== job 101 ==
Design pe_tile_new_unq1, start of the top module:
module pe_tile_new_unq1 (
clk,
config_addr,
config_data,
out_BUS16_S0_T0,
in_BUS16_S0_T0,
out_BUS16_S0_T1,
in_BUS16_S0_T1,
out_BUS16_S0_T2,
in_BUS16_S0_T2,
out_BUS16_S0_T3,
in_BUS16_S0_T3,
out_BUS16_S0_T4,
in_BUS16_S0_T4,
out_BUS16_S1_T0,
in_BUS16_S1_T0,
out_BUS16_S1_T1,
in_BUS16_S1_T1,
out_BUS16_S1_T2,
in_BUS16_S1_T2,
out_BUS16_S1_T3,
in_BUS16_S1_T3,
out_BUS16_S1_T4,
in_BUS16_S1_T4,
out_BUS16_S2_T0,
in_BUS16_S2_T0,
out_BUS16_S2_T1,
in_BUS16_S2_T1,
out_BUS16_S2_T2,
in_BUS16_S2_T2,
out_BUS16_S2_T3,
in_BUS16_S2_T3,
out_BUS16_S2_T4,
in_BUS16_S2_T4,
out_BUS16_S3_T0,
in_BUS16_S3_T0,
out_BUS16_S3_T1,
in_BUS16_S3_T1,
out_BUS16_S3_T2,
in_BUS16_S3_T2,
out_BUS16_S3_T3,
in_BUS16_S3_T3,
out_BUS16_S3_T4,
in_BUS16_S3_T4,
out_BUS1_S0_T0,
in_BUS1_S0_T0,
out_BUS1_S0_T1,
in_BUS1_S0_T1,
out_BUS1_S0_T2,
in_BUS1_S0_T2,
out_BUS1_S0_T3,
in_BUS1_S0_T3,
out_BUS1_S0_T4,
in_BUS1_S0_T4,
out_BUS1_S1_T0,
in_BUS1_S1_T0,
out_BUS1_S1_T1,
in_BUS1_S1_T1,
out_BUS1_S1_T2,
in_BUS1_S1_T2,
out_BUS1_S1_T3,
in_BUS1_S1_T3,
out_BUS1_S1_T4,
in_BUS1_S1_T4,
out_BUS1_S2_T0,
in_BUS1_S2_T0,
out_BUS1_S2_T1,
in_BUS1_S2_T1,
out_BUS1_S2_T2,
in_BUS1_S2_T2,
out_BUS1_S2_T3,
in_BUS1_S2_T3,
out_BUS1_S2_T4,
in_BUS1_S2_T4,
out_BUS1_S3_T0,
in_BUS1_S3_T0,
out_BUS1_S3_T1,
in_BUS1_S3_T1,
out_BUS1_S3_T2,
in_BUS1_S3_T2,
out_BUS1_S3_T3,
in_BUS1_S3_T3,
out_BUS1_S3_T4,
in_BUS1_S3_T4,
reset,
tile_id
);
==> flow/config.mk <==
export PLATFORM = sky130hd
export DESIGN_NAME = pe_tile_new_unq1
export DESIGN_NICKNAME = pe_tile_new_unq1
export VERILOG_FILES = /design/flow/design.v
export SDC_FILE = /design/flow/constraint.sdc
export NUM_CORES = 4
export LEC_CHECK = 0
export CAP_MARGIN = 0
export CORE_ASPECT_RATIO = 0.54
export CORE_MARGIN = 2
export CORE_UTILIZATION = 70
export CTS_CLUSTER_DIAMETER = 376
export CTS_CLUSTER_SIZE = 58
export SETUP_SLACK_MARGIN = 3.75
export SLEW_MARGIN = 20
==> flow/constraint.sdc <==
create_clock -name core_clock -period 13.1 [get_ports {clk}]
set_input_delay 2.6200 -clock core_clock [delete_from_list [all_inputs] [get_ports {clk}]]
set_output_delay 2.6200 -clock core_clock [all_outputs]
set_load 0.01 [all_outputs]
run.sh (not shown) runs the stock make flow with config.mk's settings and CLKGATE_MAP_FILE=.
Status(job 101) = ERROR, stage = 4_1_cts
Input changes introduced in job 102 (baseline for comparison: job 101):
- a change of CAP_MARGIN from 0 to 20
- a deleted CORE_ASPECT_RATIO that had been 0.54
- a deleted SETUP_SLACK_MARGIN that had been 3.75
- a deleted CTS_CLUSTER_DIAMETER that had been 376
- a change of CORE_UTILIZATION from 70 to 69
- a change of CTS_CLUSTER_SIZE from 58 to 97
- a change of the clock period (ns, I/O delays scaled along) from 13.1 to 16.4
==> results <==
None of the runs job 102 and job 101 ends with a clean layout.
Job 102 failed in 5_1_grt with GRT-0116.
Re horizontal die dimension: job 102 is 95 µm down on job 101.
Looking only at number of instances in the placed design, and setting everything else aside, the lower value of job 102 and job 101 goes to job 102.
Delta (job 102 minus job 101): global placer's final weighted congestion went down 0.18, die outline area went up about 1.3%.
Area after synthesis delta (job 101 -> job 102): insignificant
diff inputs: job 102 => job 103
- a change of CORE_UTILIZATION from 69 to 40
- a deleted CTS_CLUSTER_SIZE that had been 97
- a change of the clock period (ns, I/O delays scaled along) from 16.4 to 10.6
Notes after the runs:
- The layout from job 103, despite a flow that completed every stage, fails the layout checks, with the failing checks listed as negative setup slack.
- Going from job 102 to job 103, placeable core area grows by 54000 µm².
- Comparing job 103 against job 102, there is no change at all in share of synthesized cell area in and-or and or-and compound cells.
- Relative to job 102, buffer count from post-CTS setup fixing has increased by 61 in job 103.
## Diff of input files: job 104 against job 103
- CTS_CLUSTER_SIZE: unset -> 37
- CORE_UTILIZATION: 40 -> 51
- SETUP_SLACK_MARGIN: unset -> -1.01
Job 104 had finished all stages when the layout checks came back failing, citing negative setup slack.
Min sequential share of cell area across job 103 and job 104: job 103
NOTE: detailed-router iteration count before antenna repair in job 104 exceeds that of job 103
Comparing area added between synthesis and finish for job 103 and job 104, the smaller number came from job 104.
diff inputs: job 104 => job 105
- an added TNS_END_PERCENT of 15
- a change of SETUP_SLACK_MARGIN from -1.01 to 2.54
- a change of CORE_UTILIZATION from 51 to 57
- a change of CTS_CLUSTER_SIZE from 37 to 98
- an added CTS_CLUSTER_DIAMETER of 145
### Flow results
- Job 105 | ERROR | 5_1_grt
- Compared with job 104, job 105 shows a higher number of post-CTS setup repair buffers.
- Cell count listed in synth_stat.txt essentially unchanged between job 105 and job 104.
- Changes observed in job 105 relative to job 104: number of gates given a new drive strength after cts up 220%; maximum buffer depth of the clock tree flat.
- Starting utilization of the core area in job 105 is 6.4 points above job 104.
- When job 105 is set beside job 104, its area of the die turns out to be 11000 µm² smaller.
- Per the comparison of job 105 with job 104, cell total after placement shrank by 194, placer's final routability congestion estimate grew by about 5.3%.

---

== lane 1 ==
Starting RTL as in the previous note.
## pe_tile_new_unq1
module pe_tile_new_unq1 (
clk,
config_addr,
config_data,
out_BUS16_S0_T0,
in_BUS16_S0_T0,
out_BUS16_S0_T1,
in_BUS16_S0_T1,
out_BUS16_S0_T2,
in_BUS16_S0_T2,
out_BUS16_S0_T3,
in_BUS16_S0_T3,
out_BUS16_S0_T4,
in_BUS16_S0_T4,
out_BUS16_S1_T0,
in_BUS16_S1_T0,
out_BUS16_S1_T1,
in_BUS16_S1_T1,
out_BUS16_S1_T2,
in_BUS16_S1_T2,
out_BUS16_S1_T3,
in_BUS16_S1_T3,
out_BUS16_S1_T4,
in_BUS16_S1_T4,
out_BUS16_S2_T0,
in_BUS16_S2_T0,
out_BUS16_S2_T1,
in_BUS16_S2_T1,
out_BUS16_S2_T2,
in_BUS16_S2_T2,
out_BUS16_S2_T3,
in_BUS16_S2_T3,
out_BUS16_S2_T4,
in_BUS16_S2_T4,
out_BUS16_S3_T0,
in_BUS16_S3_T0,
out_BUS16_S3_T1,
in_BUS16_S3_T1,
out_BUS16_S3_T2,
in_BUS16_S3_T2,
out_BUS16_S3_T3,
in_BUS16_S3_T3,
out_BUS16_S3_T4,
in_BUS16_S3_T4,
out_BUS1_S0_T0,
in_BUS1_S0_T0,
out_BUS1_S0_T1,
in_BUS1_S0_T1,
out_BUS1_S0_T2,
in_BUS1_S0_T2,
out_BUS1_S0_T3,
in_BUS1_S0_T3,
out_BUS1_S0_T4,
in_BUS1_S0_T4,
out_BUS1_S1_T0,
in_BUS1_S1_T0,
out_BUS1_S1_T1,
in_BUS1_S1_T1,
out_BUS1_S1_T2,
in_BUS1_S1_T2,
out_BUS1_S1_T3,
in_BUS1_S1_T3,
out_BUS1_S1_T4,
in_BUS1_S1_T4,
out_BUS1_S2_T0,
in_BUS1_S2_T0,
out_BUS1_S2_T1,
in_BUS1_S2_T1,
out_BUS1_S2_T2,
in_BUS1_S2_T2,
out_BUS1_S2_T3,
in_BUS1_S2_T3,
out_BUS1_S2_T4,
in_BUS1_S2_T4,
out_BUS1_S3_T0,
in_BUS1_S3_T0,
out_BUS1_S3_T1,
in_BUS1_S3_T1,
out_BUS1_S3_T2,
in_BUS1_S3_T2,
out_BUS1_S3_T3,
in_BUS1_S3_T3,
out_BUS1_S3_T4,
in_BUS1_S3_T4,
reset,
tile_id
);
  input clk;
  input [31:0] config_addr;
  input [31:0] config_data;
  output [15:0] out_BUS16_S0_T0;
  input [15:0] in_BUS16_S0_T0;
  output [15:0] out_BUS16_S0_T1;
  input [15:0] in_BUS16_S0_T1;
  output [15:0] out_BUS16_S0_T2;
  input [15:0] in_BUS16_S0_T2;
  output [15:0] out_BUS16_S0_T3;
  input [15:0] in_BUS16_S0_T3;
  output [15:0] out_BUS16_S0_T4;
  input [15:0] in_BUS16_S0_T4;
  output [15:0] out_BUS16_S1_T0;
  input [15:0] in_BUS16_S1_T0;
  output [15:0] out_BUS16_S1_T1;
  input [15:0] in_BUS16_S1_T1;
  output [15:0] out_BUS16_S1_T2;
  ...
==> flow/config.mk <==
export PLATFORM = sky130hd
export DESIGN_NAME = pe_tile_new_unq1
export DESIGN_NICKNAME = pe_tile_new_unq1
export VERILOG_FILES = /design/flow/design.v
export SDC_FILE = /design/flow/constraint.sdc
export NUM_CORES = 4
export LEC_CHECK = 0
export ABC_AREA = 0
export CAP_MARGIN = 20
export CELL_PAD_IN_SITES_GLOBAL_PLACEMENT = 0
export CORE_ASPECT_RATIO = 0.91
export CORE_MARGIN = 2
export CORE_UTILIZATION = 72
export CTS_CLUSTER_DIAMETER = 25
export CTS_CLUSTER_SIZE = 43
export GPL_ROUTABILITY_DRIVEN = 1
export HOLD_SLACK_MARGIN = 0.08
export MAX_ROUTING_LAYER = met5
export MIN_ROUTING_LAYER = met1
export PLACE_DENSITY = 0.35
export SETUP_SLACK_MARGIN = -1.34
export SLEW_MARGIN = 20
export TNS_END_PERCENT = 95
==> flow/constraint.sdc <==
create_clock -name core_clock -period 15.6 [get_ports {clk}]
set_input_delay 3.1200 -clock core_clock [delete_from_list [all_inputs] [get_ports {clk}]]
set_output_delay 3.1200 -clock core_clock [all_outputs]
set_load 0.01 [all_outputs]
Lane 1 failed in global routing with GRT-0116.
--- input diff lane 1..lane 2 ---
Settings: CELL_PAD_IN_SITES_GLOBAL_PLACEMENT removed (was 0); CTS_CLUSTER_SIZE removed (was 43); MAX_ROUTING_LAYER removed (was met5); MIN_ROUTING_LAYER removed (was met1); ABC_AREA removed (was 0); TNS_END_PERCENT removed (was 95); CTS_CLUSTER_DIAMETER removed (was 25); GPL_ROUTABILITY_DRIVEN removed (was 1); CORE_ASPECT_RATIO removed (was 0.91); SETUP_SLACK_MARGIN removed (was -1.34); HOLD_SLACK_MARGIN removed (was 0.08); PLACE_DENSITY removed (was 0.35); CORE_UTILIZATION changed from 72 to 31; the clock period (ns, I/O delays scaled along) changed from 15.6 to 24.9.
Notes after the runs:
The final layout from lane 2, which completed every stage, passed the timing, design-rule and antenna checks at the end of the flow. Going from lane 1 to lane 2, number of clock sinks saw little to no change; area of the core region saw an increase; final weighted congestion in routability-driven placement saw a decrease; die size saw an increase. Lane 2 vs. lane 1: count of library flops with an enable pin closely matched the old numbers; worst slack at placement increased by 4.15 ns relative to the old numbers; synthesized cell area closely matched the old numbers; number of instances in the synthesized netlist closely matched the old numbers. Die outline width grows by more than a quarter when moving from lane 1 to lane 2.
[inputs] lane 3 vs lane 2
Settings: changing CORE_UTILIZATION from 31 to 40; changing the clock period (ns, I/O delays scaled along) from 24.9 to 19.0.
==> comparison <==
Across lane 2 and lane 3, the outcome is the same: a clean finish for every run.
[compare] base=lane 2 new=lane 3: post-route clock skew went up 0.0095 ns; power went up by about 30%; highest cell delay on the worst timing path lower.
Worst hold slack in lane 3 is 0.0053 ns below lane 2.
Detailed-placement wirelength estimate delta (lane 3 − lane 2): favourable
Post-synthesis share of cell area spent on and, or, nand and nor gates: lane 2 vs lane 3, no meaningful difference
Against lane 2, lane 3 comes in 31% higher on sequential power.
In lane 3 the combinational group share of total power turned out 0.5 points lower than in lane 2.
Reported for lane 2 and lane 3, post-synthesis instance total turned out identical to the last digit.
Relative to lane 3, the following input files were edited for lane 4:
Settings: setting SETUP_SLACK_MARGIN to 2.8 for the first time; changing CORE_UTILIZATION from 40 to 46; changing the clock period (ns, I/O delays scaled along) from 19.0 to 10.6.
## What came out
- Although lane 4 finished all stages, its layout failed final checks on negative setup slack.
- Lane 3 has a higher die size than lane 4.
- Compared with lane 3, lane 4 shows a higher number of cells in the design after placement.
- Sort lane 3 and lane 4 by via count of the routed design, descending, and lane 4 comes first.
- Final-stage net count: lane 4 > lane 3
- Between lane 3 and lane 4, routed wire length is lower for lane 3, lane 4 comes in above that.
- Relative to lane 3, met2 track demand over resource has gone up in lane 4.
- Part of the total power dissipated in the clock network ends up lower on lane 4.
- Changes observed in lane 4 relative to lane 3: worst-case headroom to the max-slew limit down 1.6 points; number of global-route vias before repair saw an increase.
Changes in lane 5 relative to lane 4:
Settings: CORE_UTILIZATION now 57, was 46; CTS_CLUSTER_SIZE now 61, previously not set; the clock period (ns, I/O delays scaled along) now 15.2, was 10.6.
--- outcome ---
Lane 5: ODB-0269 in global routing -> run aborted. When lane 5 is set beside lane 4, its count of placed standard cells including taps turns out to be about 9% smaller. Relative to lane 4, the starting utilization of the core area of lane 5 is higher by 11 points. The die extent in x of lane 5 falls short of that of lane 4 by about 10%. HPWL after detailed placement for lane 5 is lower than for lane 4. Diff lane 4..lane 5 | fraction of synthesized area in multiplexers | unchanged. Reported for lane 4 and lane 5, number of clock sinks turned out identical to the last digit. Synthesized cell count across lane 4 and lane 5: no real change.
Power is estimated from default activity; no workload was simulated.
